== JK ==
Design ULA_LCD, start of the top module:
module ULA_LCD(clk, rst, rs, rw, en, dados, SOMA, SUBT, MULT, IGUAL, A, B, sinalA, sinalB);
For scale: ~8700 cells after synthesis, roughly 200 flip-flops, about 35 I/O pins, ~60000 µm² of cells after synthesis.
clock: 94.3 ns
lec_check: 0
cap_margin: 20
cell_pad_in_sites_detail_placement: 0
cell_pad_in_sites_global_placement: 0
core_aspect_ratio: 0.9
core_margin: 2
core_utilization: 72
cts_cluster_diameter: 314
cts_cluster_size: 50
gpl_routability_driven: 0
max_routing_layer: met4
place_density_lb_addon: 0.0
setup_slack_margin: 5.0
slew_margin: 25
tns_end_percent: 65
run.sh (not shown) runs the stock make flow with config.mk's settings and CLKGATE_MAP_FILE=.
Status: JK FAILED at 5_1_grt (tool error)
> inputs changed (JK -> MS)
Settings: a deleted GPL_ROUTABILITY_DRIVEN that had been 0; a deleted CELL_PAD_IN_SITES_DETAIL_PLACEMENT that had been 0; a deleted MAX_ROUTING_LAYER that had been met4; a deleted CORE_ASPECT_RATIO that had been 0.9; a deleted TNS_END_PERCENT that had been 65; a change of SLEW_MARGIN from 25 to 20; a deleted CTS_CLUSTER_SIZE that had been 50; a deleted CELL_PAD_IN_SITES_GLOBAL_PLACEMENT that had been 0; a deleted SETUP_SLACK_MARGIN that had been 5.0; a deleted PLACE_DENSITY_LB_ADDON that had been 0.0; a change of CORE_UTILIZATION from 72 to 50; a deleted CTS_CLUSTER_DIAMETER that had been 314; a change of the clock period (ns, I/O delays scaled along) from 94.3 to 63.4.
--- outcome ---
Although MS finished all stages, its layout failed final checks on setup timing.
From JK to MS the numbers moved as follows: number of enable-type register cells in the synthesized netlist flat, total of flip-flops plus latches after synthesis flat.
Area figure in the yosys stat output: MS vs JK identical
MS vs JK, number of buffers inserted during clock tree synthesis went up by 10.
Setup slack after placement was lower in the run labelled MS.
MS against JK; floorplan core area is up by more than a quarter.
MS against JK: arithmetic-cell share of the synthesized area counting full adders, half adders and majority gates barely changed; quantity of I/O buffers inserted on ports did not really move.
Changes in AL relative to MS:
Settings: putting ABC_AREA at 1 where nothing was set; swapping 20 for 15 in CAP_MARGIN; swapping 50 for 71 in CORE_UTILIZATION; putting MAX_ROUTING_LAYER at met4 where nothing was set.
==> results <==
In MS the implementation completed, yet the final layout does not meet the checks, the culprit being setup timing. In the summary table, AL is marked failed, with error GRT-0116 raised in 5_1_grt. Higher number of clock buffers inserted by TritonCTS was reported by AL, not MS. Compared to MS, AL was floorplanned on a smaller die. [compare] base=MS new=AL: vertical extent of the die -about 11%; number of unique standard cell types used by synthesis -about 50%; placeable core region -21%. The lower portion of netlist area occupied by mux cells came out of AL. Cmp AL vs MS: synthesized cell count higher in AL.
Setup changes, AL to TR
Settings: ABC_AREA removed (was 1); CORE_UTILIZATION changed from 71 to 65; CAP_MARGIN changed from 15 to 20; the clock period (ns, I/O delays scaled along) changed from 63.4 to 90.9.
Findings:
The flow completed for TR, but it is not clean: the layout still shows setup timing.
Max post-synthesis chip area from yosys across TR and AL: AL
Compared with AL, TR shows a lower die height.
Synthesized area per cell: TR and AL compared, higher one is TR
Of TR and AL, TR shows the lower instance count of the mapped netlist, with AL above it.
Compare TR and AL | area fraction in and, or, nand and nor cells lower: TR
Effective utilization at floorplan (lower): TR
Total placed cells including tap cells for TR: 4738 down relative to AL
Diff AL -> TR | cell area after technology mapping | down by more than 10%
Die: TR smaller than AL

========
## run 1
ULA_LCD again, from the RTL that the note above started with.
==> flow/design.v (excerpt) <==
module ULA_LCD(clk, rst, rs, rw, en, dados, SOMA, SUBT, MULT, IGUAL, A, B, sinalA, sinalB);
	input [7:0] A;
	input [7:0] B;
	input sinalA;
	input sinalB;
	input SOMA;
	input SUBT;
	input MULT;
	input IGUAL;
	output en;
	output rw;
	output rs;
	output [7:0] dados;
	input clk;
	input rst;
	reg rs;
	reg rw;
	reg en;
	reg [7:0] dados;
	reg [21:0] c45;
	reg [21:0] c5;
	reg [21:0] c25;
	integer c1;
	reg flag45;
	reg flag5;
	reg flag2meio;
	reg [9:0] est2;
	reg flagbt1;
	reg flagbt2;
	reg flagbt3;
	reg flagbt4;
	reg flag_rst;
	reg [31:0] estado;
	reg subest;
	reg [5:0] charPos;
	reg [1:0] operacao;
	reg menos;
	reg [7:0] Alinha;
	reg [7:0] Blinha;
	reg menosA;
	reg menosB;
	reg menosR;
	parameter T45 = 2250, T5 = 250, T25 = 125;
	parameter clear = 1, opSOMA=1, opSUBT=2, opMULT=3, opIGUAL=4, skipLn=192, WAIT=10, WRITE=11, DEFAULT=6;
	reg [21:0] n45, n5, n25;
	reg nf45, nf5, nf25;
	always @(posedge clk) begin
		n45 = c45; n5 = c5; n25 = c25;
		nf45 = flag45; nf5 = flag5; nf25 = flag2meio;
    	if(flag_rst) begin
        	n45 = 0;
        	n25 = 0;
        	n5 = 0;
        	nf5 = 0;
        	nf45 = 0;
        	nf25 = 0;
    	end
    	if(n45 == T45) begin
            	n45 = 0;
            	nf45 = 1;
    	end
    	else if (n45 < T45) begin
        	n45 = n45+1;
    	end
    	if(n5 == T5) begin
        	n5 = 0;
        	nf5 = 1;
    	end
    	else if (n5 < T5) begin
        	n5 = n5 + 1;
    	end
    	if(n25 == T25) begin
			n25 = 0;
			nf25 = 1;
		end
		else if(n25 < T25) begin
			n25 = n25 + 1;
		end
		if(rst) begin
			c45 <= 0; c5 <= 0; c25 <= 0;
  ...
make LEC_CHECK=0 CAP_MARGIN=5 CELL_PAD_IN_SITES_DETAIL_PLACEMENT=1 CELL_PAD_IN_SITES_GLOBAL_PLACEMENT=2 CORE_ASPECT_RATIO=1.88 CORE_MARGIN=2 CORE_UTILIZATION=28 MAX_ROUTING_LAYER=met5 MIN_ROUTING_LAYER=met1 PLACE_DENSITY_LB_ADDON=0.09 SETUP_SLACK_MARGIN=5.0 SLEW_MARGIN=5 finish   # period 178.0 ns
Run 1 ended with every stage complete and zero timing, DRC or antenna violations.
Modified inputs, run 2 compared to run 1
- removing MIN_ROUTING_LAYER (formerly met1)
- removing CORE_ASPECT_RATIO (formerly 1.88)
- removing CELL_PAD_IN_SITES_GLOBAL_PLACEMENT (formerly 2)
- changing SLEW_MARGIN from 5 to 20
- changing CAP_MARGIN from 5 to 20
- removing PLACE_DENSITY_LB_ADDON (formerly 0.09)
- removing SETUP_SLACK_MARGIN (formerly 5.0)
- removing CELL_PAD_IN_SITES_DETAIL_PLACEMENT (formerly 1)
- changing CORE_UTILIZATION from 28 to 13
- removing MAX_ROUTING_LAYER (formerly met5)
- changing the clock period (ns, I/O delays scaled along) from 178.0 to 126.0
- In summary, run 2 completed successfully, with a layout that passed the timing, DRC and antenna checks.
- Run 1 → run 2: post-detailed-route via-to-cell ratio decreased by 1.4 relative to the old numbers; design area +about 5.6%; half-perimeter wire length after detailed placement fell about 33%.
- Diff run 1 -> run 2: global-route usage lost 17 points.
